===== flow/config.mk =====
export PLATFORM = sky130hd
export DESIGN_NAME = emaxi
export DESIGN_NICKNAME = emaxi
export VERILOG_FILES = /design/flow/design.v
export SDC_FILE = /design/flow/constraint.sdc
export NUM_CORES = 4
export LEC_CHECK = 0
export CAP_MARGIN = 20
export CORE_MARGIN = 2
export CORE_UTILIZATION = 43
export SLEW_MARGIN = 20

===== flow/constraint.sdc =====
create_clock -name core_clock -period 2.15 [get_ports {m_axi_aclk}]
set_input_delay 0.4300 -clock core_clock [delete_from_list [all_inputs] [get_ports {m_axi_aclk}]]
set_output_delay 0.4300 -clock core_clock [all_outputs]
set_load 0.01 [all_outputs]

===== flow/design.v =====
module packet2emesh #(parameter AW = 32,    
		      parameter PW = 104)   
   (
    input [PW-1:0]  packet_in,
    output 	    write_in,    
    output [1:0]    datamode_in, 
    output [4:0]    ctrlmode_in, 
    output [AW-1:0] dstaddr_in,  
    output [AW-1:0] srcaddr_in,  
    output [AW-1:0] data_in  
    );
   generate
      if(PW==104)
	begin : p104
	   assign write_in           = packet_in[0];   
	   assign datamode_in[1:0]   = packet_in[2:1];   
	   assign ctrlmode_in[4:0]   = {1'b0,packet_in[6:3]};   
	   assign dstaddr_in[31:0]   = packet_in[39:8]; 	 
	   assign srcaddr_in[31:0]   = packet_in[103:72];  
	   assign data_in[31:0]      = packet_in[71:40]; 
	end
      else if(PW==136)
	begin : p136
	   assign write_in           = packet_in[0];
	   assign datamode_in[1:0]   = packet_in[2:1];  
	   assign ctrlmode_in[4:0]   = packet_in[7:3];
	   assign dstaddr_in[63:0]   = {packet_in[135:104],packet_in[39:8]}; 
	   assign srcaddr_in[63:0]   = {packet_in[71:40],packet_in[135:72]};
	   assign data_in[63:0]      = packet_in[103:40];
	end
      else if(PW==72)
	begin : p72
	   assign write_in           = packet_in[0];
	   assign datamode_in[1:0]   = packet_in[2:1];  
	   assign ctrlmode_in[4:0]   = packet_in[7:3];
	   assign dstaddr_in[31:0]   = packet_in[39:8]; 
	   assign data_in[31:0]      = packet_in[71:40];
	end
      else if(PW==40)
	begin : p40
	   assign write_in           = packet_in[0];
	   assign datamode_in[1:0]   = packet_in[2:1];  
	   assign ctrlmode_in[4:0]   = packet_in[7:3];
	   assign dstaddr_in[15:0]   = packet_in[23:8]; 
	   assign data_in[15:0]      = packet_in[39:24];
	end
      else
	begin : unknown
	end
   endgenerate
endmodule  
module emesh2packet #(parameter AW = 32,    
		      parameter PW = 104)   
   (
    input 	    write_out, 
    input [1:0]     datamode_out,
    input [4:0]     ctrlmode_out,
    input [AW-1:0]  dstaddr_out,
    input [AW-1:0]  data_out, 
    input [AW-1:0]  srcaddr_out, 
    output [PW-1:0] packet_out
    );
   assign packet_out[0]       = write_out;   
   assign packet_out[2:1]     = datamode_out[1:0];
   assign packet_out[7:3]     = ctrlmode_out[4:0];
   generate   
     if(PW==136)
	begin : p136
	   assign packet_out[39:8]    = dstaddr_out[31:0];
	   assign packet_out[71:40]   = data_out[31:0];     
	   assign packet_out[103:72]  = srcaddr_out[31:0];  
	   assign packet_out[135:104] = dstaddr_out[63:32];
	end
      else if(PW==104)
	begin : p104
	   assign packet_out[39:8]    = dstaddr_out[31:0];
	   assign packet_out[71:40]   = data_out[31:0];
	   assign packet_out[103:72]  = srcaddr_out[31:0];
	end
      else if(PW==72)
	begin : p72
	   assign packet_out[39:8]    = dstaddr_out[31:0];
	   assign packet_out[71:40]   = data_out[31:0];
	end
      else if(PW==40)
	begin : p40
	   assign packet_out[23:8]    = dstaddr_out[15:0];
	   assign packet_out[39:24]   = data_out[15:0];
	end
   endgenerate
endmodule  
module oh_dsync  #(parameter PS    = 2,         
		   parameter DELAY = 0         
		   )
   (
    input  clk,  
    input  nreset,  
    input  din,  
    output dout     
    );
   localparam ASIC = 0;   
   generate
      if(ASIC)	
	begin : g0
	   asic_dsync asic_dsync (.clk(clk),
				  .nreset(nreset),
				  .din(din),
				  .dout(dout));
	end
      else
	begin : g0
	   reg [PS:0]   sync_pipe; 
	   always @ (posedge clk or negedge nreset)		 
	     if(!nreset)
	       sync_pipe[PS:0] <= 1'b0;
	     else
	       sync_pipe[PS:0] <= {sync_pipe[PS-1:0],din};	      	      
	   assign dout = (DELAY & sync_pipe[PS]) |   
			 (~DELAY & sync_pipe[PS-1]);  
      	end 
   endgenerate
endmodule  
module oh_memory_ram  # (parameter DW    = 104,            
			 parameter DEPTH = 32,             
			 parameter AW    = $clog2(DEPTH)   
			 ) 
   ( 
    input 		rd_clk, 
    input 		rd_en,  
    input [AW-1:0] 	rd_addr,  
    output reg [DW-1:0] rd_dout,  
    input 		wr_clk, 
    input 		wr_en,  
    input [AW-1:0] 	wr_addr,  
    input [DW-1:0] 	wr_wem,  
    input [DW-1:0] 	wr_din  
    );
   reg [DW-1:0]        ram    [DEPTH-1:0];  
   integer 	       i;
   always @ (posedge rd_clk)
     if(rd_en)       
       rd_dout[DW-1:0] <= ram[rd_addr[AW-1:0]];
   always @(posedge wr_clk)    
     for (i=0;i<DW;i=i+1)
       if (wr_en & wr_wem[i]) 
         ram[wr_addr[AW-1:0]][i] <= wr_din[i];
endmodule  
module oh_memory_dp # (parameter DW    = 104,       
		       parameter DEPTH = 32,        
		       parameter PROJ  = "",        
		       parameter MCW   = 8,          
		       parameter AW    = $clog2(DEPTH)  
		       ) 
   ( 
    input 	    wr_clk,  
    input 	    wr_en,  
    input [DW-1:0]  wr_wem,  
    input [AW-1:0]  wr_addr, 
    input [DW-1:0]  wr_din,  
    input 	    rd_clk,  
    input 	    rd_en,  
    input [AW-1:0]  rd_addr, 
    output [DW-1:0] rd_dout, 
    input 	    shutdown,  
    input [MCW-1:0] memconfig,  
    input [MCW-1:0] memrepair,  
    input 	    bist_en,  
    input 	    bist_we,  
    input [DW-1:0]  bist_wem,  
    input [AW-1:0]  bist_addr,  
    input [DW-1:0]  bist_din   
    );
   localparam ASIC = 0;   
   generate
      if(ASIC)
	begin : asic
	   oh_memory_ram #(.DW(DW),
			   .DEPTH(DEPTH))	     
	   memory_dp ( 
		      .rd_dout	(rd_dout[DW-1:0]),
		      .rd_clk	(rd_clk),
		      .rd_en	(rd_en),
		      .rd_addr	(rd_addr[AW-1:0]),
		      .wr_en	(wr_en),
		      .wr_clk	(wr_clk),
		      .wr_addr	(wr_addr[AW-1:0]),
		      .wr_wem	(wr_wem[DW-1:0]),
		      .wr_din	(wr_din[DW-1:0]));
	end  
      else
	begin : generic
	   oh_memory_ram #(.DW(DW),
			   .DEPTH(DEPTH))	     
	   memory_dp ( 
		      .rd_dout	(rd_dout[DW-1:0]),
		      .rd_clk	(rd_clk),
		      .rd_en	(rd_en),
		      .rd_addr	(rd_addr[AW-1:0]),
		      .wr_en	(wr_en),
		      .wr_clk	(wr_clk),
		      .wr_addr	(wr_addr[AW-1:0]),
		      .wr_wem	(wr_wem[DW-1:0]),
		      .wr_din	(wr_din[DW-1:0]));
	end  
   endgenerate
endmodule  
module oh_fifo_sync #(parameter DW        = 104,       
		      parameter DEPTH     = 32,        
		      parameter PROG_FULL = (DEPTH/2), 
		      parameter AW = $clog2(DEPTH)     
		      ) 
(
   input 	       clk,  
   input 	       nreset,  
   input [DW-1:0]      din,  
   input 	       wr_en,  
   input 	       rd_en,  
   output [DW-1:0]     dout,  
   output 	       full,  
   output 	       prog_full,  
   output 	       empty,  
   output reg [AW-1:0] rd_count      
 );
   reg [AW-1:0]        wr_addr;
   reg [AW-1:0]        rd_addr;
   wire 	       fifo_read;
   wire 	       fifo_write;
   assign empty       = (rd_count[AW-1:0] == 0);   
   assign prog_full   = (rd_count[AW-1:0] >= PROG_FULL);   
   assign full        = (rd_count[AW-1:0] == (DEPTH-1));
   assign fifo_read   = rd_en & ~empty;
   assign fifo_write  = wr_en & ~full;
   always @ ( posedge clk or negedge nreset) 
     if(!nreset) 
       begin	   
          wr_addr[AW-1:0]   <= 'd0;
          rd_addr[AW-1:0]   <= 'b0;
          rd_count[AW-1:0]  <= 'b0;
       end 
     else if(fifo_write & fifo_read) 
       begin
	  wr_addr[AW-1:0] <= wr_addr[AW-1:0] + 'd1;
	  rd_addr[AW-1:0] <= rd_addr[AW-1:0] + 'd1;	      
       end 
     else if(fifo_write) 
       begin
	  wr_addr[AW-1:0] <= wr_addr[AW-1:0]  + 'd1;
	  rd_count[AW-1:0]<= rd_count[AW-1:0] + 'd1;	
       end 
     else if(fifo_read) 
       begin	      
          rd_addr[AW-1:0] <= rd_addr[AW-1:0]  + 'd1;
          rd_count[AW-1:0]<= rd_count[AW-1:0] - 'd1;
       end
   oh_memory_dp 
     #(.DW(DW),
       .DEPTH(DEPTH))
   mem ( 
	.rd_dout	(dout[DW-1:0]),
	.rd_clk		(clk),
	.rd_en		(fifo_read),
	.rd_addr	(rd_addr[AW-1:0]),
	.wr_clk		(clk),
	.wr_en		(fifo_write),
  	.wr_wem		({(DW){1'b1}}),
	.wr_addr	(wr_addr[AW-1:0]),
	.wr_din	        (din[DW-1:0]));
endmodule  
module emaxi( 
   wr_wait, rd_wait, rr_access, rr_packet, m_axi_awid, m_axi_awaddr,
   m_axi_awlen, m_axi_awsize, m_axi_awburst, m_axi_awlock,
   m_axi_awcache, m_axi_awprot, m_axi_awqos, m_axi_awvalid, m_axi_wid,
   m_axi_wdata, m_axi_wstrb, m_axi_wlast, m_axi_wvalid, m_axi_bready,
   m_axi_arid, m_axi_araddr, m_axi_arlen, m_axi_arsize, m_axi_arburst,
   m_axi_arlock, m_axi_arcache, m_axi_arprot, m_axi_arqos,
   m_axi_arvalid, m_axi_rready,
   wr_access, wr_packet, rd_access, rd_packet, rr_wait, m_axi_aclk,
   m_axi_aresetn, m_axi_awready, m_axi_wready, m_axi_bid, m_axi_bresp,
   m_axi_bvalid, m_axi_arready, m_axi_rid, m_axi_rdata, m_axi_rresp,
   m_axi_rlast, m_axi_rvalid
   );
   parameter M_IDW  = 12;
   parameter PW     = 104;
   parameter AW     = 32;
   parameter DW     = 32;
   input 	       wr_access;
   input [PW-1:0]      wr_packet;   
   output 	       wr_wait;
   input 	       rd_access;
   input [PW-1:0]      rd_packet;
   output 	       rd_wait;
   output 	       rr_access;
   output [PW-1:0]     rr_packet;
   input 	       rr_wait;
   input  	       m_axi_aclk;     
   input  	       m_axi_aresetn;  
   output [M_IDW-1:0]  m_axi_awid;     
   output [31 : 0]     m_axi_awaddr;   
   output [7 : 0]      m_axi_awlen;    
   output [2 : 0]      m_axi_awsize;   
   output [1 : 0]      m_axi_awburst;  
   output              m_axi_awlock;   
   output [3 : 0]      m_axi_awcache;  
   output [2 : 0]      m_axi_awprot;   
   output [3 : 0]      m_axi_awqos;    
   output 	       m_axi_awvalid;  
   input 	       m_axi_awready;  
   output [M_IDW-1:0]  m_axi_wid;     
   output [63 : 0]     m_axi_wdata;    
   output [7 : 0]      m_axi_wstrb;    
   output 	       m_axi_wlast;    
   output 	       m_axi_wvalid;   
   input 	       m_axi_wready;   
   input [M_IDW-1:0]   m_axi_bid;
   input [1 : 0]       m_axi_bresp;    
   input 	       m_axi_bvalid;   
   output 	       m_axi_bready;   
   output [M_IDW-1:0]  m_axi_arid;     
   output [31 : 0]     m_axi_araddr;   
   output [7 : 0]      m_axi_arlen;    
   output [2 : 0]      m_axi_arsize;   
   output [1 : 0]      m_axi_arburst;  
   output              m_axi_arlock;   
   output [3 : 0]      m_axi_arcache;  
   output [2 : 0]      m_axi_arprot;   
   output [3 : 0]      m_axi_arqos;    
   output 	       m_axi_arvalid;  
   input 	       m_axi_arready;  
   input [M_IDW-1:0]   m_axi_rid;      
   input [63 : 0]      m_axi_rdata;    
   input [1 : 0]       m_axi_rresp;    
   input 	       m_axi_rlast;    
   input 	       m_axi_rvalid;   
   output 	       m_axi_rready;   
   reg [31 : 0]        m_axi_awaddr;
   reg [7:0] 	       m_axi_awlen;
   reg [2:0] 	       m_axi_awsize;
   reg 		       m_axi_awvalid;
   reg [63 : 0]        m_axi_wdata;
   reg [63 : 0]        m_axi_rdata_reg;
   reg [7 : 0] 	       m_axi_wstrb;
   reg 		       m_axi_wlast;
   reg 		       m_axi_wvalid;
   reg 		       awvalid_b;
   reg [31:0] 	       awaddr_b;
   reg [2:0] 	       awsize_b;
   reg [7:0] 	       awlen_b;
   reg 		       wvalid_b;
   reg [63:0] 	       wdata_b;
   reg [7:0] 	       wstrb_b;
   reg [63 : 0]        wdata_aligned;
   reg [7 : 0] 	       wstrb_aligned;
   reg 		       rr_access;
   reg [31:0] 	       rr_data;
   reg [31:0] 	       rr_srcaddr;
   reg [3:0] 	       rr_datamode;
   reg [3:0] 	       rr_ctrlmode;
   reg [31:0] 	       rr_dstaddr;
   reg [63:0] 	       m_axi_rdata_fifo;
   reg 		       rr_access_fifo;
   wire 	       aw_go;
   wire 	       w_go;
   wire 	       readinfo_wren;
   wire 	       readinfo_full;
   wire [40:0] 	       readinfo_out;
   wire [40:0] 	       readinfo_in;
   wire 	       awvalid_in;
   wire [1:0] 	       wr_datamode;
   wire [AW-1:0]       wr_dstaddr;
   wire [DW-1:0]       wr_data;
   wire [AW-1:0]       wr_srcaddr;
   wire [1:0] 	       rd_datamode;
   wire [4:0] 	       rd_ctrlmode;
   wire [AW-1:0]       rd_dstaddr;
   wire [AW-1:0]       rd_srcaddr;
   wire [1:0] 	       rr_datamode_fifo;
   wire [3:0] 	       rr_ctrlmode_fifo;
   wire [31:0] 	       rr_dstaddr_fifo;
   wire [2:0] 	       rr_alignaddr_fifo;
   wire [103:0]        packet_out;   
   wire 	       fifo_prog_full;
   wire 	       fifo_full;   	
   wire 	       fifo_rd_en;
   wire 	       fifo_wr_en;
   packet2emesh p2e_rxwr (
			  .write_in		(),
			  .datamode_in		(wr_datamode[1:0]),
			  .ctrlmode_in		(),
			  .dstaddr_in		(wr_dstaddr[AW-1:0]),
			  .data_in		(wr_data[DW-1:0]),
			  .srcaddr_in		(wr_srcaddr[AW-1:0]),
			  .packet_in		(wr_packet[PW-1:0])
			  );
   packet2emesh p2e_rxrd (
			  .write_in		(),
			  .datamode_in		(rd_datamode[1:0]),
			  .ctrlmode_in		(rd_ctrlmode[4:0]),
			  .dstaddr_in		(rd_dstaddr[AW-1:0]),
			  .data_in		(),
			  .srcaddr_in		(rd_srcaddr[AW-1:0]),
			  .packet_in		(rd_packet[PW-1:0])
			  );
   emesh2packet e2p (
		     .packet_out	(rr_packet[PW-1:0]),
		     .write_out		(1'b1),
		     .datamode_out	(rr_datamode[1:0]),
		     .ctrlmode_out	({1'b0,rr_ctrlmode[3:0]}),
		     .dstaddr_out	(rr_dstaddr[AW-1:0]),
		     .data_out		(rr_data[DW-1:0]),
		     .srcaddr_out	(rr_srcaddr[AW-1:0])
		     );
   assign m_axi_awid[M_IDW-1:0]  = {(M_IDW){1'b0}};
   assign m_axi_awburst[1:0]	= 2'b01;  
   assign m_axi_awcache[3:0]	= 4'b0000;  
   assign m_axi_awprot[2:0]	= 3'b000;
   assign m_axi_awqos[3:0]	= 4'b0000;
   assign m_axi_awlock          = 1'b0;
   assign m_axi_arid[M_IDW-1:0] = {(M_IDW){1'b0}};
   assign m_axi_arburst[1:0]	= 2'b01;  
   assign m_axi_arcache[3:0]	= 4'b0000;
   assign m_axi_arprot[2:0]	= 3'h0;
   assign m_axi_arqos[3:0]	= 4'h0;
   assign m_axi_arlock          = 1'b0;
   assign m_axi_bready    	= 1'b1; 
   assign m_axi_wid[M_IDW-1:0]  = {(M_IDW){1'b0}};
   assign aw_go       = m_axi_awvalid & m_axi_awready;
   assign w_go        = m_axi_wvalid  & m_axi_wready;
   assign wr_wait     = awvalid_b | wvalid_b;
   assign awvalid_in  = wr_access & ~awvalid_b & ~wvalid_b;
   always @( posedge m_axi_aclk )     
     if(!m_axi_aresetn) 
       begin
          m_axi_awvalid      <= 1'b0;
          m_axi_awaddr[31:0] <= 32'd0;
          m_axi_awlen[7:0]   <= 8'd0;
          m_axi_awsize[2:0]  <= 3'd0;	  
          awvalid_b          <= 1'b0;
          awaddr_b           <= 'd0;
          awlen_b[7:0]       <= 'd0;
          awsize_b[2:0]      <= 'd0;
       end 
     else 
       begin
          if( ~m_axi_awvalid | aw_go ) 
	    begin
               if( awvalid_b ) 
		 begin
		    m_axi_awvalid       <= 1'b1;
		    m_axi_awaddr[31:0]  <= awaddr_b[31:0];
		    m_axi_awlen[7:0]    <= awlen_b[7:0];
		    m_axi_awsize[2:0]   <= awsize_b[2:0];
		 end 
	      else 
		begin
		   m_axi_awvalid       <= awvalid_in;
		   m_axi_awaddr[31:0]  <= wr_dstaddr[31:0];
		   m_axi_awlen[7:0]    <= 8'b0;
		   m_axi_awsize[2:0]   <= { 1'b0, wr_datamode[1:0]};
		end
	    end
          if( awvalid_in & m_axi_awvalid & ~aw_go )
            awvalid_b <= 1'b1;
          else if( aw_go )
            awvalid_b <= 1'b0;
         if( awvalid_in )
	   begin
              awaddr_b[31:0]  <= wr_dstaddr[31:0];
              awlen_b[7:0]    <= 8'b0;
              awsize_b[2:0]   <= { 1'b0, wr_datamode[1:0] };
         end        
       end  
   always @*
     case( wr_datamode[1:0] )        
       2'b00:    wdata_aligned[63:0] = { 8{wr_data[7:0]}};
       2'b01:    wdata_aligned[63:0] = { 4{wr_data[15:0]}};
       2'b10:    wdata_aligned[63:0] = { 2{wr_data[31:0]}};
       default: wdata_aligned[63:0]  = { wr_srcaddr[31:0], wr_data[31:0]};
     endcase
   always @*
     begin
	case(wr_datamode[1:0])
          2'd0:  
            case(wr_dstaddr[2:0])
              3'd0:    wstrb_aligned[7:0] = 8'h01;
              3'd1:    wstrb_aligned[7:0] = 8'h02;
              3'd2:    wstrb_aligned[7:0] = 8'h04;
              3'd3:    wstrb_aligned[7:0] = 8'h08;
              3'd4:    wstrb_aligned[7:0] = 8'h10;
              3'd5:    wstrb_aligned[7:0] = 8'h20;
              3'd6:    wstrb_aligned[7:0] = 8'h40;
              default: wstrb_aligned[7:0] = 8'h80;
            endcase
          2'd1:  
            case(wr_dstaddr[2:1])
              2'd0:    wstrb_aligned[7:0] = 8'h03;
              2'd1:    wstrb_aligned[7:0] = 8'h0c;
              2'd2:    wstrb_aligned[7:0] = 8'h30;
              default: wstrb_aligned[7:0] = 8'hc0;
            endcase
          2'd2:  
            if(wr_dstaddr[2])
	      wstrb_aligned[7:0] = 8'hf0;
            else
	      wstrb_aligned[7:0] = 8'h0f;
	  2'd3: 
	    wstrb_aligned[7:0] = 8'hff;
	endcase  
     end  
   always @ (posedge m_axi_aclk )
     if(~m_axi_aresetn) 
       begin	  
	  m_axi_wvalid      <= 1'b0;
          m_axi_wdata[63:0] <= 64'b0;
          m_axi_wstrb[7:0]  <= 8'b0;
          m_axi_wlast       <= 1'b1;  
          wvalid_b          <= 1'b0;
          wdata_b[63:0]     <= 64'b0;
          wstrb_b[7:0]      <= 8'b0;         
       end 
     else 
       begin
          if( ~m_axi_wvalid | w_go ) 
	    begin
            if( wvalid_b ) 
	      begin
		 m_axi_wvalid       <= 1'b1;
		 m_axi_wdata[63:0]  <= wdata_b[63:0];
		 m_axi_wstrb[7:0]   <= wstrb_b[7:0];
              end 
	    else 
	      begin
		 m_axi_wvalid       <= awvalid_in;
		 m_axi_wdata[63:0]  <= wdata_aligned[63:0];
		 m_axi_wstrb[7:0]   <= wstrb_aligned[7:0];
              end
            end  
         if( wr_access & m_axi_wvalid & ~w_go )
           wvalid_b <= 1'b1;
         else if( w_go )
           wvalid_b <= 1'b0;
          if( awvalid_in ) 
	    begin
               wdata_b[63:0] <= wdata_aligned[63:0];
               wstrb_b[7:0]  <= wstrb_aligned[7:0];
            end
       end  
   assign  readinfo_in[40:0] = {rd_srcaddr[31:0], 
				rd_dstaddr[2:0],  
				rd_ctrlmode[3:0], 
				rd_datamode[1:0]  
				};
   wire sync_nreset;   
   oh_dsync dsync(.dout	(sync_nreset),
	       .clk	(m_axi_aclk),
	       .nreset       (1'b1),
	       .din	(m_axi_aresetn)
	       );
   oh_fifo_sync #(.DW(104), 
		   .DEPTH(32)) 
   fifo_async (.full		(fifo_full),
	       .prog_full	(fifo_prog_full),
	       .dout		(packet_out[103:0]),
	       .empty		(),
	       .nreset		(sync_nreset),
	       .clk	        (m_axi_aclk),
	       .wr_en		(fifo_wr_en),
	       .din		({63'b0,readinfo_in[40:0]}),
	       .rd_en		(fifo_rd_en)
	       ); 
   assign  rr_datamode_fifo[1:0]  = packet_out[1:0];
   assign  rr_ctrlmode_fifo[3:0]  = packet_out[5:2];
   assign  rr_alignaddr_fifo[2:0] = packet_out[8:6];
   assign  rr_dstaddr_fifo[31:0]  = packet_out[40:9];
   assign    m_axi_araddr[31:0]   = rd_dstaddr[31:0];
   assign    m_axi_arsize[2:0]    = {1'b0, rd_datamode[1:0]};
   assign    m_axi_arlen[7:0]     = 8'd0;  
   assign    m_axi_arvalid        = rd_access & ~fifo_prog_full;  
   assign    fifo_wr_en           = m_axi_arvalid & m_axi_arready ;
   assign    rd_wait              = ~m_axi_arready | fifo_prog_full; 
   assign    fifo_rd_en           =  m_axi_rvalid & m_axi_rready; 
   assign    m_axi_rready         = ~rr_wait;  
   always @ (posedge m_axi_aclk)
     if(!m_axi_aresetn) 
       begin
	  rr_access_fifo  <= 1'b0;	  
	  rr_access       <= 1'b0;	  
       end
     else	 
       begin
	  rr_access_fifo   <= fifo_rd_en;
	  rr_access        <= rr_access_fifo;	  
       end
   always @ (posedge m_axi_aclk)    
     begin	  
	m_axi_rdata_fifo[63:0] <= m_axi_rdata[63:0];      	  
	rr_datamode[1:0]       <= rr_datamode_fifo[1:0];
	rr_ctrlmode[3:0]       <= rr_ctrlmode_fifo[3:0];
	rr_dstaddr[31:0]       <= rr_dstaddr_fifo[31:0];	  
	case(rr_datamode_fifo[1:0]) 
          2'd0:   
            case(rr_alignaddr_fifo[2:0])
	      3'd0:     rr_data[31:0] <= {24'b0,m_axi_rdata_fifo[7:0]};
	      3'd1:     rr_data[31:0] <= {24'b0,m_axi_rdata_fifo[15:8]};
	      3'd2:     rr_data[31:0] <= {24'b0,m_axi_rdata_fifo[23:16]};
	      3'd3:     rr_data[31:0] <= {24'b0,m_axi_rdata_fifo[31:24]};
	      3'd4:     rr_data[31:0] <= {24'b0,m_axi_rdata_fifo[39:32]};
	      3'd5:     rr_data[31:0] <= {24'b0,m_axi_rdata_fifo[47:40]};
	      3'd6:     rr_data[31:0] <= {24'b0,m_axi_rdata_fifo[55:48]};
	      3'd7:     rr_data[31:0] <= {24'b0,m_axi_rdata_fifo[63:56]};
	      default:  rr_data[31:0] <= {24'b0,m_axi_rdata_fifo[7:0]};
            endcase	    
          2'd1:   
            case(rr_alignaddr_fifo[2:1])
	      2'd0:    rr_data[31:0] <= {16'b0,m_axi_rdata_fifo[15:0]};
	      2'd1:    rr_data[31:0] <= {16'b0,m_axi_rdata_fifo[31:16]};
	      2'd2:    rr_data[31:0] <= {16'b0,m_axi_rdata_fifo[47:32]};
	      2'd3:    rr_data[31:0] <= {16'b0,m_axi_rdata_fifo[63:48]};
	      default: rr_data[31:0] <= {16'b0,m_axi_rdata_fifo[15:0]};
            endcase
          2'd2:   
	    begin
               if(rr_alignaddr_fifo[2])
		 rr_data[31:0] <= m_axi_rdata_fifo[63:32];
               else
		 rr_data[31:0] <= m_axi_rdata_fifo[31:0];
	    end
          2'd3: 
	    begin  
	       rr_data[31:0]     <= m_axi_rdata_fifo[31:0];
	       rr_srcaddr[31:0]  <= m_axi_rdata_fifo[63:32];
            end
        endcase         
     end  
endmodule  

===== flow/run.sh =====
#!/bin/bash
# the make line also repeats each setting of config.mk as NAME=value (left out here)
make -C /OpenROAD-flow-scripts/flow DESIGN_CONFIG=/design/flow/config.mk WORK_HOME=/design/flow/orfs CLKGATE_MAP_FILE= finish

==> impl_metrics.json, run 1 <==
{
  "run_status": "finished with violations",
  "check-failures": "setup timing",
  "finalClockSkew_ps": 35.6,
  "reg2reg_setup_slack_ps": -160,
  "relative_contribution_of_the_clock_network_to_total_power_pct": 30.7,
  "synth_top_area_share_pct": 61.6,
  "gpl.final_weighted_congestion": 0.848,
  "worst_ep_arrival_time_ps": 2850,
  "critical_path.startpoint": "fifo_async.rd_addr[0]$_DFFE_PN0P_",
  "netlist-cell-type-count": 61,
  "final_nets": 5334,
  "timing.final.setup_violations": 39,
  "most_common_library_cells_after_synthesis": "sky130_fd_sc_hd__edfxtp_1 (1385), sky130_fd_sc_hd__mux2i_1 (422), sky130_fd_sc_hd__dfxtp_1 (354), sky130_fd_sc_hd__a21oi_1 (277), sky130_fd_sc_hd__nand2_1 (245)",
  "p_sw_w": 0.0310,
  "drt_iter0_drc": 3827,
  "die.size.y_um": 400,
  "min-delay-start": "m_axi_rdata[8]",
  "synthAdderAreaFrac_pct": 0.248,
  "rsz_0062_raised_after_global_routing": "yes",
  "clock_path_buffers": 3,
  "critical_path.endpoint": "fifo_async.mem.generic.memory_dp.rd_dout[25]$_DFFE_PP_",
  "cell_count_of_the_worst_reg_to_reg_path": 8,
  "clock_tree.root_cell": "sky130_fd_sc_hd__clkbuf_16",
  "postSynthRegisterBits": 1754,
  "cp_num_cells": 8,
  "post_synth.cell_area_avg_um2": 16.0,
  "worst_hold_path.num_cells": 1,
  "fp-utilization_pct": 43.2,
  "worst_path_dominant_cell_family": "buffers and inverters",
  "ys_sh_simple_pct": 5.01,
  "fin_crit_sh_pct": 107,
  "timing.critical_path.from_type": "flip-flop",
  "wire_length_of_the_first_global_routing_pass_um": 268000,
  "crit_path_top_delay_cell": "sky130_fd_sc_hd__dfrtp_4",
  "num_vias": 39841,
  "timing.critical_path.slowest_cell_delay_ps": 530,
  "postRouteWirelength_um": 188000,
  "ys_cells": 4217,
  "synth.comb.largest_family": "multiplexers",
  "crit-reg2reg-capture": "fifo_async.mem.generic.memory_dp.rd_dout[25]$_DFFE_PP_",
  "cts_tree": "done",
  "maxPowerGroup": "registers",
  "io_buffer_count": 431,
  "area_growth_synth_to_finish_pct": 26.7,
  "placed_cells": 6806,
  "pg_clk_w": 0.0317,
  "power_leakage_nw": 30.6,
  "combinationalPower_w": 0.0316,
  "cp_num_buf_inv": 4,
  "clock.fmax_mhz": 433,
  "maxSlewViolCount": 0,
  "internal_power_w": 0.0722,
  "aoi_share_pct": 6.40,
  "worst_path_most_repeated_cell": "sky130_fd_sc_hd__buf_16",
  "cp_data_required_time_ps": 2690,
  "layoutNonFillerInstCount": 7227,
  "regToRegStartpoint": "fifo_async.rd_addr[0]$_DFFE_PN0P_",
  "power_density_nw_per_um2": 1210,
  "crit_path_end_kind": "flip-flop",
  "cts_sinks": 1754,
  "power.share.sequential_pct": 38.7,
  "ys.flop_type": "sky130_fd_sc_hd__edfxtp_1",
  "grt.overflow.total": 0,
  "synth_xor_xnor_area_share_pct": 0.130,
  "worst_max_slew_pin_slew_ps": 865,
  "hold_viol": 0,
  "drt-wirelength-per-cell_um": 26.0,
  "first_global_vias": 38572,
  "max_cap_violations": 0,
  "crit_fanout": 5,
  "pwr.group.sequential_w": 0.0399,
  "boundaryPins": 646,
  "drcViolationCount": 0,
  "synth-area-yosys_um2": 67500,
  "synth_async_sr_flop_share_pct": 0.855,
  "clk_latency_ps": 830,
  "synth.area.top_cells": "sky130_fd_sc_hd__edfxtp_1 (62%), sky130_fd_sc_hd__dfxtp_1 (11%), sky130_fd_sc_hd__mux2i_1 (6.3%)",
  "place_ws_ps": -364,
  "critPathKind": "reg -> reg",
  "power.switching_fraction_pct": 30.0,
  "warnings": 105,
  "residual_antenna_violating_net_count_after_detailed_routing": 0,
  "post_synth_instance_area_um2": 67500,
  "combinational_cell_fraction_of_total_power_pct": 30.6,
  "worst_slew_margin_rel_pct": 42.3,
  "largest_net_degree_at_the_start_of_global_routing": 87,
  "fin_crit_ps": 2310,
  "crit_path_cell_trace": "buf_16 > buf_16 > buf_12 > buf_4 > mux4_2 > nor2b_1 > a21oi_2 > nand4_1",
  "fp.coreArea_um2": 156000,
  "hp-class": "in -> reg",
  "clk_pin_slew_worst_paths_ps": 60,
  "proportion_of_synthesized_chip_area_in_sequential_cells_pct": 72.7,
  "first_pass_iters": 5,
  "cts_max_level": 4,
  "cell_with_the_most_instances_after_synthesis": "sky130_fd_sc_hd__edfxtp_1",
  "netlist_instances": 4217,
  "design.die.area_um2": 160000,
  "timing.final.ws_setup_ps": -158,
  "detailedPlacementHpwl_um": 115000,
  "globalRouteTotalUtil_pct": 23.0,
  "vdd_drop_max_mv": 0.865,
  "post_synth_mux_area_share_pct": 12.2,
  "core_rows": 145,
  "synth-edff-count": 1385,
  "synthDominantAreaCellType": "sky130_fd_sc_hd__edfxtp_1",
  "die.size.x_um": 400,
  "tritoncts.num_buffers": 182,
  "grt_antenna_before_repair": 12,
  "min_delay_worst_endpoint": "m_axi_rdata_fifo[8]$_DFF_P_",
  "avgViaCountPerCell": 5.51,
  "yosys_warnings": 4
}
-- metrics by stage --
stage	power [W]	hold WS, ps	cell area (um2)	utilization, %	setup TNS [ps]
floorplan	0.0558	180	68100	-	-9840
global placement	0.0680	314	77600	49.7	-228830
detailed placement	0.0682	322	77600	49.7	-232310
CTS	0.103	1.69	84900	54.4	-3940
global route	0.107	6.97	85500	54.8	-4980
finish	0.103	68.8	85500	54.8	-2820
-- layout make-up --
type / instances / area (um2)
inverters: 22 / 93.8
fillers: 12373 / 70500
multi-input cells: 2140 / 17500
well taps: 2058 / 2570
clock buffers: 247 / 5010
flip-flops and latches: 1754 / 49100
clock inverters: 90 / 1060
diodes: 5 / 12.5
repair buffers: 911 / 10200
-- layer usage --
metal	up-vias	share of wire, %	track usage, %
li1	17700	-	-
met1	20345	43	32.4
met2	1555	48	37.2
met3	241	7.0	3.59
met4	0	2.2	5.98
met5	-	0	0
-- what timing repair did --
item / 4_1_cts / 5_1_grt
endpoints found under the hold margin: 7 / 0
pin swaps: 38 / 19
setup endpoints to repair: 222 / 67
cloned: 17 / 6
buffers inserted: 45 / 17
gates resized: 340 / 104
hold buffers: 7 / 0
==> run 2: changes to the inputs <==
Settings changed: CORE_UTILIZATION 43 to 72, CTS_CLUSTER_SIZE set to 49, PLACE_DENSITY set to 0.36.
Clock period 2.15 ns to 2.22 ns, I/O delays scaled along.
==> impl_metrics.json, run 2 <==
{
  "run_status": "finished with violations",
  "check-failures": "setup timing",
  "max_cap_violations": 0,
  "crit_path_cell_trace": "buf_12 > buf_4 > buf_4 > mux2i_1 > a22oi_1 > nand3_1 > nand4_1",
  "detailedPlacementHpwl_um": 111000,
  "cp_num_cells": 7,
  "residual_antenna_violating_net_count_after_detailed_routing": 0,
  "grt_antenna_before_repair": 21,
  "critical_path.endpoint": "fifo_async.mem.generic.memory_dp.rd_dout[18]$_DFFE_PP_",
  "proportion_of_synthesized_chip_area_in_sequential_cells_pct": 72.7,
  "crit_fanout": 18,
  "post-route-util_pct": 90.8,
  "clock.fmax_mhz": 378,
  "fin_crit_ps": 2640,
  "reg2reg_setup_slack_ps": -420,
  "avgViaCountPerCell": 7.32,
  "gpl.final_weighted_congestion": 0.862,
  "maxSlewViolCount": 0,
  "tns_ps": -7020,
  "worst_ep_arrival_time_ps": 3090,
  "yosys_warnings": 4,
  "cts_sinks": 1754,
  "relative_contribution_of_the_clock_network_to_total_power_pct": 28.5,
  "crit-reg2reg-capture": "fifo_async.mem.generic.memory_dp.rd_dout[18]$_DFFE_PP_",
  "synth_xor_xnor_area_share_pct": 0.130,
  "power_density_nw_per_um2": 1240,
  "ys_cells": 4217,
  "postPlaceCellArea_um2": 76200,
  "rsz_0062_raised_after_global_routing": "yes",
  "synth.comb.largest_family": "multiplexers",
  "internal_power_w": 0.0701,
  "post_synth_instance_area_um2": 67500,
  "aoi_share_pct": 6.40,
  "place_ws_ps": -280,
  "clk_latency_ps": 830,
  "combinational_cell_fraction_of_total_power_pct": 34.5,
  "io_buffer_count": 431,
  "cts_hold_repair.buffers": 0,
  "power.switching_fraction_pct": 33.3,
  "postSynthRegisterBits": 1754,
  "warnings": 112,
  "design.die.area_um2": 96200,
  "post_synth.cell_area_avg_um2": 16.0,
  "timing.critical_path.slowest_cell_delay_ps": 480,
  "combinationalPower_w": 0.0362,
  "first_global_vias": 43477,
  "synth_async_sr_flop_share_pct": 0.855,
  "drt_iter0_drc": 9548,
  "power_leakage_nw": 29.6,
  "netlist-cell-type-count": 61,
  "core_rows": 112,
  "netlist_instances": 4217,
  "ys.flop_type": "sky130_fd_sc_hd__edfxtp_1",
  "fin_crit_sh_pct": 119,
  "min-delay-start": "m_axi_rdata[63]",
  "synth-area-yosys_um2": 67500,
  "cts_max_level": 4,
  "timing.final.ws_setup_ps": -424,
  "hold_viol": 0,
  "crit_path_top_delay_cell": "sky130_fd_sc_hd__dfrtp_4",
  "synthAdderAreaFrac_pct": 0.248,
  "globalRouteTotalUtil_pct": 45.0,
  "timing.final.setup_violations": 51,
  "critical_path.startpoint": "fifo_async.rd_addr[1]$_DFFE_PN0P_",
  "worst_path_dominant_cell_family": "buffers and inverters",
  "largest_net_degree_at_the_start_of_global_routing": 127,
  "boundaryPins": 646,
  "hp-class": "in -> reg",
  "wire_length_of_the_first_global_routing_pass_um": 305000,
  "clk_pin_slew_worst_paths_ps": 70,
  "pwr.group.sequential_w": 0.0388,
  "postRouteWirelength_um": 239000,
  "fp-utilization_pct": 72.5,
  "synth.area.top_cells": "sky130_fd_sc_hd__edfxtp_1 (62%), sky130_fd_sc_hd__dfxtp_1 (11%), sky130_fd_sc_hd__mux2i_1 (6.3%)",
  "die.size.x_um": 310,
  "synthDominantAreaCellType": "sky130_fd_sc_hd__edfxtp_1",
  "cp_num_buf_inv": 3,
  "postLayoutCellArea_um2": 84400,
  "pg_clk_w": 0.0300,
  "synth-edff-count": 1385,
  "die.size.y_um": 310,
  "most_common_library_cells_after_synthesis": "sky130_fd_sc_hd__edfxtp_1 (1385), sky130_fd_sc_hd__mux2i_1 (422), sky130_fd_sc_hd__dfxtp_1 (354), sky130_fd_sc_hd__a21oi_1 (277), sky130_fd_sc_hd__nand2_1 (245)",
  "worst_max_slew_pin_slew_ps": 1030,
  "drt-wirelength-per-cell_um": 37.5,
  "clock_tree.root_cell": "sky130_fd_sc_hd__clkbuf_16",
  "power.share.sequential_pct": 37.0,
  "critPathKind": "reg -> reg",
  "maxPowerGroup": "registers",
  "tritoncts.num_buffers": 165,
  "fillers": 3192,
  "cp_data_required_time_ps": 2670,
  "finalClockSkew_ps": 43.9,
  "first_pass_iters": 6,
  "drcViolationCount": 0,
  "cts_tree": "done",
  "cell_count_of_the_worst_reg_to_reg_path": 7,
  "grt.overflow.total": 0,
  "p_sw_w": 0.0349,
  "ys_sh_simple_pct": 5.01,
  "vdd_drop_max_mv": 1.53,
  "synth_top_area_share_pct": 61.6,
  "worst_slew_margin_rel_pct": 31.3,
  "crit_path_end_kind": "flip-flop",
  "final_nets": 5291,
  "area_growth_synth_to_finish_pct": 25.1,
  "min_delay_worst_endpoint": "m_axi_rdata_fifo[63]$_DFF_P_",
  "worst_hold_path.num_cells": 1,
  "clock_path_buffers": 3,
  "worst_path_most_repeated_cell": "sky130_fd_sc_hd__buf_4",
  "post_synth_mux_area_share_pct": 12.2,
  "regToRegStartpoint": "fifo_async.rd_addr[1]$_DFFE_PN0P_",
  "num_vias": 46686,
  "cell_with_the_most_instances_after_synthesis": "sky130_fd_sc_hd__edfxtp_1",
  "timing.critical_path.from_type": "flip-flop",
  "fp.coreArea_um2": 93000
}
-- run 2: per-layer routing --
layer  part of all wire [%]  track usage [%]  vias up  wire [um]
met2                     46             71.1     5465     109000
met5                  0.046                0        -        110
met3                     16             12.4     1402      38000
li1                       -                -    17585          -
met4                    8.6             26.2       10      20500
met1                     30             56.8    22224      71000
-- run 2: through the flow --
step	cells	hold slack, ps	power (W)
2_1_floorplan	4301	180	0.0540
3_3_place_gp	5962	311	0.0651
3_5_place_dp	5962	326	0.0657
4_1_cts	6326	69.3	0.0984
5_1_grt	6370	87.4	0.106
6_report	6375	91.2	0.105
-- run 2: area by class of cell --
type	count	area (um2)	area share (%)
Antenna cell	16	40.0	0.0474
Clock buffer	225	4590	5.44
Clock inverter	79	858	1.02
Inverter	22	90.1	0.107
Multi-Input combinational cell	2140	17900	21.2
Sequential cell	1754	49100	58.1
Tap cell	1254	1570	1.86
Timing Repair Buffer	885	10300	12.3
-- run 2: timing repair --
| action | 4_1_cts | 5_1_grt |
|---|---|---|
| buffers inserted | 53 | 25 |
| pin swaps | 47 | 65 |
| resized | 202 | 172 |
| cloned | 11 | 12 |
| endpoints found under the setup margin | 53 | 44 |
==> run 3: changes to the inputs <==
Settings changed: CORE_UTILIZATION 72 to 52, CTS_CLUSTER_SIZE 49 to 98, PLACE_DENSITY 0.36 to 0.4.
Clock period 2.22 ns to 2.15 ns, I/O delays scaled along.
==> impl_metrics.json, run 3 <==
{
  "run_status": "finished with violations",
  "check-failures": "setup timing",
  "power.switching_fraction_pct": 29.2,
  "min_delay_worst_endpoint": "m_axi_rdata_fifo[9]$_DFF_P_",
  "crit_path_cell_trace": "buf_12 > buf_16 > mux4_2 > nor2b_2 > a21oi_4 > buf_4 > nand4_1 > buf_6",
  "synth.comb.largest_family": "multiplexers",
  "post_synth_instance_area_um2": 67500,
  "synth_top_area_share_pct": 61.6,
  "worst_slew_margin_rel_pct": 46.3,
  "final-seq-area_um2": 49100,
  "synth.area.top_cells": "sky130_fd_sc_hd__edfxtp_1 (62%), sky130_fd_sc_hd__dfxtp_1 (11%), sky130_fd_sc_hd__mux2i_1 (6.3%)",
  "critical_path.endpoint": "fifo_async.mem.generic.memory_dp.rd_dout[39]$_DFFE_PP_",
  "most_common_library_cells_after_synthesis": "sky130_fd_sc_hd__edfxtp_1 (1385), sky130_fd_sc_hd__mux2i_1 (422), sky130_fd_sc_hd__dfxtp_1 (354), sky130_fd_sc_hd__a21oi_1 (277), sky130_fd_sc_hd__nand2_1 (245)",
  "cts_tree": "done",
  "netlist-cell-type-count": 61,
  "fp-utilization_pct": 52.2,
  "cp_data_required_time_ps": 2680,
  "fin_crit_ps": 2340,
  "ys_sh_simple_pct": 5.01,
  "max_cap_violations": 0,
  "die.size.x_um": 364,
  "placed_cells": 6525,
  "clock.fmax_mhz": 427,
  "drt_iter0_drc": 3577,
  "first_global_vias": 37656,
  "worst_hold_path.num_cells": 1,
  "aoi_share_pct": 6.40,
  "synth_xor_xnor_area_share_pct": 0.130,
  "cts_max_level": 4,
  "grt_antenna_before_repair": 7,
  "timing.critical_path.from_type": "flip-flop",
  "area_growth_synth_to_finish_pct": 24.3,
  "pwr.group.sequential_w": 0.0398,
  "layoutNonFillerInstCount": 6887,
  "netlist_instances": 4217,
  "warnings": 107,
  "boundaryPins": 646,
  "die.size.y_um": 364,
  "regToRegStartpoint": "fifo_async.rd_addr[0]$_DFFE_PN0P_",
  "synth_async_sr_flop_share_pct": 0.855,
  "residual_antenna_violating_net_count_after_detailed_routing": 0,
  "synthAdderAreaFrac_pct": 0.248,
  "core_rows": 132,
  "rsz_0062_raised_after_global_routing": "yes",
  "clk_pin_slew_worst_paths_ps": 60,
  "hold_viol": 0,
  "postRouteWirelength_um": 178000,
  "postSynthRegisterBits": 1754,
  "timing.final.ws_setup_ps": -194,
  "hp-class": "in -> reg",
  "internal_power_w": 0.0703,
  "avgViaCountPerCell": 5.65,
  "timing.final.setup_violations": 37,
  "post-route-util_pct": 64.9,
  "clock_tree.root_cell": "sky130_fd_sc_hd__clkbuf_16",
  "worst_path_dominant_cell_family": "buffers and inverters",
  "cell_count_of_the_worst_reg_to_reg_path": 8,
  "power_density_nw_per_um2": 1190,
  "cts_sinks": 1754,
  "crit_fanout": 9,
  "synth-edff-count": 1385,
  "yosys_warnings": 4,
  "p_sw_w": 0.0291,
  "combinationalPower_w": 0.0294,
  "io_buffer_count": 431,
  "cell_with_the_most_instances_after_synthesis": "sky130_fd_sc_hd__edfxtp_1",
  "detailedPlacementHpwl_um": 114000,
  "post_synth.cell_area_avg_um2": 16.0,
  "maxPowerGroup": "registers",
  "crit-reg2reg-capture": "fifo_async.mem.generic.memory_dp.rd_dout[39]$_DFFE_PP_",
  "ys.flop_type": "sky130_fd_sc_hd__edfxtp_1",
  "maxSlewViolCount": 0,
  "post_synth_mux_area_share_pct": 12.2,
  "timing.critical_path.slowest_cell_delay_ps": 510,
  "crit_path_end_kind": "flip-flop",
  "grt.overflow.total": 0,
  "largest_net_degree_at_the_start_of_global_routing": 78,
  "multiInputGateArea_um2": 17200,
  "design.die.area_um2": 133000,
  "ys_cells": 4217,
  "wire_length_of_the_first_global_routing_pass_um": 257000,
  "tritoncts.num_buffers": 178,
  "worst_max_slew_pin_slew_ps": 804,
  "critPathKind": "reg -> reg",
  "min-delay-start": "m_axi_rdata[9]",
  "globalRouteTotalUtil_pct": 26.7,
  "combinational_cell_fraction_of_total_power_pct": 29.5,
  "gpl.final_weighted_congestion": 0.814,
  "worst_ep_arrival_time_ps": 2870,
  "critical_path.startpoint": "fifo_async.rd_addr[0]$_DFFE_PN0P_",
  "final_nets": 5312,
  "cp_num_buf_inv": 4,
  "proportion_of_synthesized_chip_area_in_sequential_cells_pct": 72.7,
  "clock_path_buffers": 3,
  "finalClockSkew_ps": 30.3,
  "fillers": 9378,
  "reg2reg_setup_slack_ps": -190,
  "power.share.sequential_pct": 40.1,
  "fp.coreArea_um2": 129000,
  "vdd_drop_max_mv": 1.02,
  "power_leakage_nw": 29.8,
  "clk_latency_ps": 790,
  "fin_crit_sh_pct": 109,
  "relative_contribution_of_the_clock_network_to_total_power_pct": 30.4,
  "drcViolationCount": 0,
  "first_pass_iters": 5,
  "cp_num_cells": 8,
  "crit_path_top_delay_cell": "sky130_fd_sc_hd__mux4_2",
  "drt-wirelength-per-cell_um": 25.9,
  "synth-area-yosys_um2": 67500,
  "synthDominantAreaCellType": "sky130_fd_sc_hd__edfxtp_1",
  "pg_clk_w": 0.0302,
  "num_vias": 38890
}
## run 3: metal layers
layer	vias to the layer above	part of all wire [%]	wire length [um]	global-route usage [%]
met5	-	0.0045	8	0
met4	2	1.9	3440	6.49
met3	217	6.8	12000	5.17
met2	1225	47	83500	41.6
met1	19791	44	79100	39.0
li1	17655	-	-	-
## run 3: timing repair
action | 4_1_cts | 5_1_grt
setup buffers | 24 | 2
gates cloned | 5 | 1
pin swaps | 19 | 2
hold buffers | 0 | 0
resized | 216 | 24
endpoints found under the setup margin | 154 | 49
## run 3: layout make-up
type,instances,area share (%)
Timing Repair Buffer,893,11.5
Sequential cell,1754,58.5
Clock inverter,81,0.883
Multi-Input combinational cell,2140,20.5
Inverter,22,0.112
Antenna cell,6,0.0179
Tap cell,1742,2.60
Clock buffer,249,5.93
## run 3: metrics by stage
stage	instance area, um2	TNS, ps	hold WS [ps]	power (W)	setup slack, ps
global placement	77500	-237530	311	0.0685	-455
CTS	83700	-3570	20.2	0.100	-189
global route	83900	-6730	40.1	0.103	-258
floorplan	68100	-9840	180	0.0558	-98.0
detailed placement	77500	-251140	312	0.0686	-461
finish	83900	-3570	82.2	0.0994	-194
==> run 4: changes to the inputs <==
Settings changed: CAP_MARGIN 20 to 0, CELL_PAD_IN_SITES_DETAIL_PLACEMENT set to 1, CELL_PAD_IN_SITES_GLOBAL_PLACEMENT set to 2, CORE_ASPECT_RATIO set to 1.74, CORE_UTILIZATION 52 to 40, CTS_CLUSTER_SIZE 98 to 35, GPL_ROUTABILITY_DRIVEN set to 0, GPL_TIMING_DRIVEN set to 0, HOLD_SLACK_MARGIN set to 0.04, MAX_ROUTING_LAYER set to met5, PLACE_DENSITY 0.4 to unset, SLEW_MARGIN 20 to 40, TNS_END_PERCENT set to 80.
Clock period 2.15 ns to 3.12 ns, I/O delays scaled along.
==> impl_metrics.json, run 4 <==
{
  "run_status": "finished with violations",
  "check-failures": "setup timing",
  "post_synth_instance_area_um2": 67500,
  "finalClockSkew_ps": 36.9,
  "synth_top_area_share_pct": 61.6,
  "warnings": 104,
  "cp_num_cells": 8,
  "cts_tree": "done",
  "worst_hold_slack_ps": 216,
  "avgViaCountPerCell": 5.40,
  "combinationalPower_w": 0.0188,
  "fp.coreArea_um2": 167000,
  "ys_cells": 4217,
  "clock_tree.root_cell": "sky130_fd_sc_hd__clkbuf_16",
  "rsz_0062_raised_after_global_routing": "yes",
  "critical_path.endpoint": "fifo_async.mem.generic.memory_dp.ram[4][20]$_DFFE_PP_",
  "synth-area-yosys_um2": 67500,
  "crit_fanout": 12,
  "grt_antenna_before_repair": 9,
  "wire_length_of_the_first_global_routing_pass_um": 313000,
  "clock.fmax_mhz": 319,
  "postRouteWirelength_um": 224000,
  "design.die.area_um2": 172000,
  "combinational_cell_fraction_of_total_power_pct": 28.0,
  "postLayoutCellArea_um2": 83400,
  "postPlaceCellArea_um2": 77600,
  "proportion_of_synthesized_chip_area_in_sequential_cells_pct": 72.7,
  "io_buffer_count": 458,
  "synthAdderAreaFrac_pct": 0.248,
  "first_pass_iters": 5,
  "tns_ps": -65.7,
  "synth.area.top_cells": "sky130_fd_sc_hd__edfxtp_1 (62%), sky130_fd_sc_hd__dfxtp_1 (11%), sky130_fd_sc_hd__mux2i_1 (6.3%)",
  "internal_power_w": 0.0460,
  "most_common_library_cells_after_synthesis": "sky130_fd_sc_hd__edfxtp_1 (1385), sky130_fd_sc_hd__mux2i_1 (422), sky130_fd_sc_hd__dfxtp_1 (354), sky130_fd_sc_hd__a21oi_1 (277), sky130_fd_sc_hd__nand2_1 (245)",
  "fillers": 16102,
  "aoi_share_pct": 6.40,
  "worst_path_dominant_cell_family": "simple AND/OR/NAND/NOR gates",
  "crit_path_top_delay_cell": "sky130_fd_sc_hd__nor2_4",
  "die.size.y_um": 546,
  "cts_sinks": 1754,
  "power_leakage_nw": 28.9,
  "timing.final.setup_violations": 6,
  "maxSlewViolCount": 0,
  "timing.critical_path.slowest_cell_delay_ps": 540,
  "drt-wirelength-per-cell_um": 30.2,
  "grt.overflow.total": 0,
  "crit-reg2reg-capture": "fifo_async.mem.generic.memory_dp.ram[4][20]$_DFFE_PP_",
  "p_sw_w": 0.0210,
  "area_growth_synth_to_finish_pct": 23.6,
  "timing.final.ws_setup_ps": -17.8,
  "relative_contribution_of_the_clock_network_to_total_power_pct": 31.3,
  "synth-edff-count": 1385,
  "synthDominantAreaCellType": "sky130_fd_sc_hd__edfxtp_1",
  "fp-utilization_pct": 40.3,
  "max_cap_violations": 0,
  "power.share.sequential_pct": 40.7,
  "core_rows": 198,
  "netlist-cell-type-count": 61,
  "drcViolationCount": 0,
  "fin_crit_ps": 3140,
  "reg2reg_setup_slack_ps": -20,
  "hp-class": "reg -> async",
  "crit_path_cell_trace": "nor2b_1 > nand2_1 > inv_4 > nand2_1 > nor2_4 > buf_16 > buf_16 > buf_8",
  "residual_antenna_violating_net_count_after_detailed_routing": 0,
  "pg_clk_w": 0.0210,
  "worst_ep_arrival_time_ps": 3630,
  "clk_pin_slew_worst_paths_ps": 70,
  "timing.critical_path.from_type": "flip-flop",
  "num_vias": 39971,
  "synth.comb.largest_family": "multiplexers",
  "fin_crit_sh_pct": 101,
  "vdd_drop_max_mv": 0.681,
  "globalRouteTotalUtil_pct": 25.7,
  "power.switching_fraction_pct": 31.3,
  "power_density_nw_per_um2": 804,
  "regToRegStartpoint": "fifo_async.rd_count[4]$_DFFE_PN0P_",
  "crit_path_end_kind": "flip-flop",
  "netlist_instances": 4217,
  "cp_data_required_time_ps": 3620,
  "cell_with_the_most_instances_after_synthesis": "sky130_fd_sc_hd__edfxtp_1",
  "final_nets": 5397,
  "first_global_vias": 42327,
  "critical_path.startpoint": "fifo_async.rd_count[4]$_DFFE_PN0P_",
  "cts_max_level": 4,
  "clock_path_buffers": 4,
  "cp_num_buf_inv": 4,
  "postSynthRegisterBits": 1754,
  "synth_xor_xnor_area_share_pct": 0.130,
  "yosys_warnings": 4,
  "tritoncts.num_buffers": 171,
  "critPathKind": "reg -> reg",
  "synth_async_sr_flop_share_pct": 0.855,
  "ys.flop_type": "sky130_fd_sc_hd__edfxtp_1",
  "worst_slew_margin_rel_pct": 38.0,
  "clk_latency_ps": 830,
  "post_synth_mux_area_share_pct": 12.2,
  "pwr.group.sequential_w": 0.0273,
  "hold_viol": 0,
  "maxPowerGroup": "registers",
  "ys_sh_simple_pct": 5.01,
  "drt_iter0_drc": 2395,
  "detailedPlacementHpwl_um": 164000,
  "largest_net_degree_at_the_start_of_global_routing": 34,
  "cell_count_of_the_worst_reg_to_reg_path": 8,
  "die.size.x_um": 315,
  "boundaryPins": 646,
  "worst_max_slew_pin_slew_ps": 930,
  "post_synth.cell_area_avg_um2": 16.0
}
run 4: cell type report:
cell class,count,area (um2),area share (%)
Antenna cell,4,10.0,0.0120
Clock inverter,66,843,1.01
Buffer,384,2190,2.62
Sequential cell,1754,49100,58.8
Clock buffer,237,4680,5.61
Inverter,22,90.1,0.108
Multi-Input combinational cell,2140,16800,20.1
Timing Repair Buffer,601,7010,8.40
Tap cell,2200,2750,3.30
run 4: timing repair:
item / CTS / global route
setup buffers: 0 / 21
hold buffers: 0 / 0
endpoints found under the setup margin: 2 / 232
pin swaps: 0 / 7
resized: 5 / 1
run 4: metrics by stage:
stage          power, W  utilization [%]  setup slack [ps]  instances
2_1_floorplan    0.0383                -              -619       4301
3_3_place_gp     0.0465             44.9             -4930       6959
5_1_grt          0.0695             49.8              -147       7405
4_1_cts          0.0679             49.7             0.521       7383
3_5_place_dp     0.0469             46.4              -650       7081
6_report         0.0670             49.8             -17.8       7408
run 4: per-layer routing:
layer / wire length [um] / track usage [%]
met3: 8870 / 3.04
met5: 25 / 0
met1: 82400 / 28.8
met2: 123000 / 48.9
met4: 9300 / 10.0
==> run 5: changes to the inputs <==
Settings changed: CAP_MARGIN 0 to 20, CELL_PAD_IN_SITES_GLOBAL_PLACEMENT 2 to 0, CORE_ASPECT_RATIO 1.74 to unset, CTS_CLUSTER_DIAMETER set to 28, CTS_CLUSTER_SIZE 35 to unset, GPL_ROUTABILITY_DRIVEN 0 to unset, HOLD_SLACK_MARGIN 0.04 to 0.2, MAX_ROUTING_LAYER met5 to met4, MIN_ROUTING_LAYER set to met2, PLACE_DENSITY_LB_ADDON set to 0.05, SLEW_MARGIN 40 to 20, TNS_END_PERCENT 80 to 60.
Clock period 3.12 ns to 2.2 ns, I/O delays scaled along.
==> impl_metrics.json, run 5 <==
{
  "fin_crit_sh_pct": 123,
  "clock.fmax_mhz": 368,
  "p_sw_w": 0.0402,
  "globalRouteTotalUtil_pct": 41.8,
  "postPlaceCellArea_um2": 77000,
  "worst_max_slew_pin_slew_ps": 1100,
  "synthAdderAreaFrac_pct": 0.248,
  "drt-wirelength-per-cell_um": 29.3,
  "ys_cells": 4217,
  "maxPowerGroup": "the clock network",
  "final_nets": 5862,
  "clock_tree.root_cell": "sky130_fd_sc_hd__clkbuf_16",
  "largest_net_degree_at_the_start_of_global_routing": 34,
  "check-failures": "setup timing",
  "synth_top_area_share_pct": 61.6,
  "die.size.y_um": 415,
  "drcViolationCount": 0,
  "residual_antenna_violating_net_count_after_detailed_routing": 0,
  "die.size.x_um": 415,
  "cell_with_the_most_instances_after_synthesis": "sky130_fd_sc_hd__edfxtp_1",
  "synth.area.top_cells": "sky130_fd_sc_hd__edfxtp_1 (62%), sky130_fd_sc_hd__dfxtp_1 (11%), sky130_fd_sc_hd__mux2i_1 (6.3%)",
  "postLayoutCellArea_um2": 96000,
  "synth_xor_xnor_area_share_pct": 0.130,
  "cp_num_buf_inv": 3,
  "ys.flop_type": "sky130_fd_sc_hd__edfxtp_1",
  "min_delay_worst_endpoint": "fifo_async.mem.generic.memory_dp.ram[25][1]$_DFFE_PP_",
  "synthDominantAreaCellType": "sky130_fd_sc_hd__edfxtp_1",
  "aoi_share_pct": 6.40,
  "postRouteWirelength_um": 238000,
  "finalClockSkew_ps": 67.0,
  "num_vias": 57657,
  "cts_tree": "done",
  "clock_path_buffers": 4,
  "min-delay-start": "rd_packet[2]",
  "power_leakage_nw": 36.2,
  "met2_usage_pct": 47.7,
  "crit_path_cell_trace": "buf_12 > buf_16 > buf_16 > mux4_2 > a21oi_4 > nand4_1",
  "rsz_0062_raised_after_global_routing": "yes",
  "synth-edff-count": 1385,
  "groute.layer.met3.usage_pct": 53.7,
  "crit_path_end_kind": "flip-flop",
  "critical_path.startpoint": "fifo_async.rd_addr[0]$_DFFE_PN0P_",
  "drt_iter0_drc": 10324,
  "worst_path_most_repeated_cell": "sky130_fd_sc_hd__buf_16",
  "cp_num_cells": 6,
  "crit_path_top_delay_cell": "sky130_fd_sc_hd__nand4_1",
  "post_synth_instance_area_um2": 67500,
  "power.share.sequential_pct": 28.8,
  "vdd_drop_max_mv": 1.06,
  "relative_contribution_of_the_clock_network_to_total_power_pct": 47.1,
  "core_rows": 150,
  "clk_latency_ps": 980,
  "hold_viol": 0,
  "fp.coreArea_um2": 167000,
  "netlist_instances": 4217,
  "critPathKind": "reg -> reg",
  "run_status": "finished with violations",
  "proportion_of_synthesized_chip_area_in_sequential_cells_pct": 72.7,
  "reg2reg_setup_slack_ps": -520,
  "cp_data_required_time_ps": 2660,
  "most_common_library_cells_after_synthesis": "sky130_fd_sc_hd__edfxtp_1 (1385), sky130_fd_sc_hd__mux2i_1 (422), sky130_fd_sc_hd__dfxtp_1 (354), sky130_fd_sc_hd__a21oi_1 (277), sky130_fd_sc_hd__nand2_1 (245)",
  "netlist-cell-type-count": 61,
  "cts_max_level": 5,
  "timing.critical_path.from_type": "flip-flop",
  "crit-reg2reg-capture": "fifo_async.mem.generic.memory_dp.rd_dout[8]$_DFFE_PP_",
  "boundaryPins": 646,
  "worst_hold_path.num_cells": 2,
  "ys_sh_simple_pct": 5.01,
  "gpl.final_weighted_congestion": 0.937,
  "combinational_cell_fraction_of_total_power_pct": 24.1,
  "hp-class": "in -> reg",
  "synth-area-yosys_um2": 67500,
  "yosys_warnings": 4,
  "crit_fanout": 8,
  "tritoncts.num_buffers": 437,
  "first_pass_iters": 8,
  "worst_path_dominant_cell_family": "simple AND/OR/NAND/NOR gates",
  "timing.final.ws_setup_ps": -515,
  "timing.critical_path.slowest_cell_delay_ps": 550,
  "synth_async_sr_flop_share_pct": 0.855,
  "design.die.area_um2": 172000,
  "worst_slew_margin_rel_pct": 26.1,
  "grt.overflow.total": 0,
  "area_growth_synth_to_finish_pct": 42.2,
  "combinationalPower_w": 0.0325,
  "clk_pin_slew_worst_paths_ps": 50,
  "cts_sinks": 1754,
  "postSynthRegisterBits": 1754,
  "power.switching_fraction_pct": 29.7,
  "maxSlewViolCount": 0,
  "synth.comb.largest_family": "multiplexers",
  "worst_ep_arrival_time_ps": 3170,
  "fin_crit_ps": 2720,
  "wire_length_of_the_first_global_routing_pass_um": 336000,
  "regToRegStartpoint": "fifo_async.rd_addr[0]$_DFFE_PN0P_",
  "avgViaCountPerCell": 7.11,
  "detailedPlacementHpwl_um": 148000,
  "pwr.group.sequential_w": 0.0389,
  "critical_path.endpoint": "fifo_async.mem.generic.memory_dp.rd_dout[8]$_DFFE_PP_",
  "post_synth_mux_area_share_pct": 12.2,
  "fp-utilization_pct": 40.3,
  "top_usage_layer": "met3",
  "global_route.usage.met1_pct": 0,
  "cell_count_of_the_worst_reg_to_reg_path": 6,
  "internal_power_w": 0.0949,
  "first_global_vias": 66133,
  "worst_hold_slack_ps": 213,
  "warnings": 105,
  "pg_clk_w": 0.0637,
  "io_buffer_count": 458,
  "grt_antenna_before_repair": 0,
  "power_density_nw_per_um2": 1410,
  "timing.final.setup_violations": 43,
  "post_synth.cell_area_avg_um2": 16.0,
  "max_cap_violations": 0
}
run 5: cell type report:
class	instances	area (um2)
Fill cell	15530	71400
Sequential cell	1754	49100
Multi-Input combinational cell	2140	17400
Clock buffer	547	11700
Timing Repair Buffer	809	9130
Buffer	375	2980
Clock inverter	250	2840
Tap cell	2204	2760
Inverter	22	92.6
Antenna cell	13	32.5
run 5: metal layers:
| layer | vias to the layer above | wire [um] | share of wire [%] |
|---|---|---|---|
| met5 | - | 0 | 0 |
| met4 | 0 | 20100 | 8.4 |
| met3 | 1846 | 99900 | 42 |
| met2 | 17899 | 118000 | 50 |
| met1 | 19082 | 0 | 0 |
| li1 | 18830 | - | - |
run 5: per-stage QoR:
step / utilization [%] / cells / power, W / TNS, ps / setup slack, ps
3_5_place_dp: 46.0 / 7032 / 0.0662 / -1110790 / -1390
2_1_floorplan: - / 4301 / 0.0545 / -608 / -48.0
5_1_grt: 57.3 / 8101 / 0.139 / -11510 / -452
6_report: 57.3 / 8114 / 0.135 / -8480 / -515
4_1_cts: 56.5 / 8029 / 0.132 / -14600 / -412
3_3_place_gp: 45.1 / 6963 / 0.0657 / -2235630 / -1750
run 5: timing repair:
item | in CTS | in global routing
cloned | 2 | 3
hold endpoints to repair | 264 | 768
hold buffers | 104 | 26
setup endpoints to repair | 1540 | 993
pin swaps | 54 | 64
gates resized | 426 | 300
setup buffers | 97 | 52
==> run 6: changes to the inputs <==
Settings changed: CELL_PAD_IN_SITES_DETAIL_PLACEMENT 1 to unset, CELL_PAD_IN_SITES_GLOBAL_PLACEMENT 0 to unset, CORE_UTILIZATION 40 to 72, CTS_CLUSTER_DIAMETER 28 to unset, GPL_TIMING_DRIVEN 0 to unset, HOLD_SLACK_MARGIN 0.2 to unset, MAX_ROUTING_LAYER met4 to unset, MIN_ROUTING_LAYER met2 to unset, PLACE_DENSITY_LB_ADDON 0.05 to unset, SETUP_SLACK_MARGIN set to -0.19, TNS_END_PERCENT 60 to unset.
Clock period 2.2 ns to 2.09 ns, I/O delays scaled along.
==> impl_metrics.json, run 6 <==
{
  "design.die.area_um2": 96200,
  "netlist-cell-type-count": 61,
  "fin_total_pwr_w": 0.103,
  "ys_sh_simple_pct": 5.01,
  "crit_path_top_delay_cell": "sky130_fd_sc_hd__dfrtp_4",
  "postSynthRegisterBits": 1754,
  "run_status": "finished with violations",
  "drcViolationCount": 0,
  "grt_antenna_before_repair": 26,
  "finalClockSkew_ps": 42.6,
  "yosys_warnings": 4,
  "timing.final.ws_setup_ps": -354,
  "check-failures": "setup timing",
  "globalRouteTotalUtil_pct": 41.0,
  "timing.critical_path.from_type": "flip-flop",
  "synthAdderAreaFrac_pct": 0.248,
  "wire_length_of_the_first_global_routing_pass_um": 283000,
  "cp_data_required_time_ps": 2510,
  "synth_top_area_share_pct": 61.6,
  "synth-area-yosys_um2": 67500,
  "power_leakage_nw": 28.9,
  "power.switching_fraction_pct": 31.2,
  "largest_net_degree_at_the_start_of_global_routing": 80,
  "power_density_nw_per_um2": 1250,
  "timing.final.setup_violations": 91,
  "proportion_of_synthesized_chip_area_in_sequential_cells_pct": 72.7,
  "critPathKind": "reg -> reg",
  "grt.overflow.total": 0,
  "tritoncts.num_buffers": 163,
  "pwr.group.sequential_w": 0.0411,
  "core_rows": 112,
  "cell_with_the_most_instances_after_synthesis": "sky130_fd_sc_hd__edfxtp_1",
  "internal_power_w": 0.0709,
  "min_delay_worst_endpoint": "m_axi_rdata_fifo[58]$_DFF_P_",
  "fp-utilization_pct": 72.5,
  "timing.critical_path.slowest_cell_delay_ps": 520,
  "fin_crit_sh_pct": 117,
  "relative_contribution_of_the_clock_network_to_total_power_pct": 29.0,
  "postRouteWirelength_um": 206000,
  "fin_crit_ps": 2440,
  "synth.area.top_cells": "sky130_fd_sc_hd__edfxtp_1 (62%), sky130_fd_sc_hd__dfxtp_1 (11%), sky130_fd_sc_hd__mux2i_1 (6.3%)",
  "die.size.y_um": 310,
  "cts_tree": "done",
  "final_nets": 5258,
  "place_ws_ps": -588,
  "cts_sinks": 1754,
  "clk_pin_slew_worst_paths_ps": 70,
  "hp-class": "in -> reg",
  "clk_latency_ps": 790,
  "worst_max_slew_pin_slew_ps": 725,
  "most_common_library_cells_after_synthesis": "sky130_fd_sc_hd__edfxtp_1 (1385), sky130_fd_sc_hd__mux2i_1 (422), sky130_fd_sc_hd__dfxtp_1 (354), sky130_fd_sc_hd__a21oi_1 (277), sky130_fd_sc_hd__nand2_1 (245)",
  "first_pass_iters": 6,
  "crit_fanout": 7,
  "synth_async_sr_flop_share_pct": 0.855,
  "post-route-util_pct": 88.7,
  "worst_path_dominant_cell_family": "flip-flops",
  "synth-edff-count": 1385,
  "clock_path_buffers": 3,
  "p_sw_w": 0.0322,
  "crit_path_end_kind": "flip-flop",
  "num_vias": 43531,
  "drt_iter0_drc": 7602,
  "post_synth.cell_area_avg_um2": 16.0,
  "critical_path.startpoint": "fifo_async.rd_addr[0]$_DFFE_PN0P_",
  "clock.fmax_mhz": 409,
  "crit-reg2reg-capture": "fifo_async.mem.generic.memory_dp.rd_dout[17]$_DFFE_PP_",
  "clock_tree.root_cell": "sky130_fd_sc_hd__clkbuf_16",
  "cp_num_cells": 6,
  "cts_max_level": 4,
  "reg2reg_setup_slack_ps": -350,
  "cts_hold_repair.buffers": 0
}
## run 6: layout make-up
type | instances | area, um2
flip-flops and latches | 1754 | 49100
multi-input cells | 2140 | 17100
fillers | 3631 | 10500
repair buffers | 854 | 9470
clock buffers | 232 | 4700
well taps | 1254 | 1570
clock inverters | 63 | 517
inverters | 22 | 90.1
diodes | 18 | 45.0
## run 6: timing repair
item / 4_1_cts / 5_1_grt
pin swaps: 9 / 7
resized: 27 / 56
hold endpoints to repair: 0 / 0
setup buffers: 5 / 28
gates cloned: 2 / 3
setup endpoints to repair: 21 / 26
## run 6: layer usage
layer / up-vias / global-route usage (%) / wire length (um) / part of all wire, %
met1: 21208 / 54.6 / 68000 / 33
met2: 4058 / 64.4 / 98900 / 48
li1: 17525 / - / - / -
met3: 722 / 10.8 / 28600 / 14
met4: 18 / 18.7 / 10600 / 5.1
met5: - / 0.404 / 141 / 0.068
## run 6: metrics by stage
step	hold slack, ps	setup TNS [ps]	cell area (um2)
finish	98.1	-9730	82500
global route	77.8	-14940	82500
CTS	64.9	-10430	82000
detailed placement	197	-607400	76600
global placement	195	-504120	76600
floorplan	180	-225990	68100
Power is estimated from default activity; no workload was simulated.
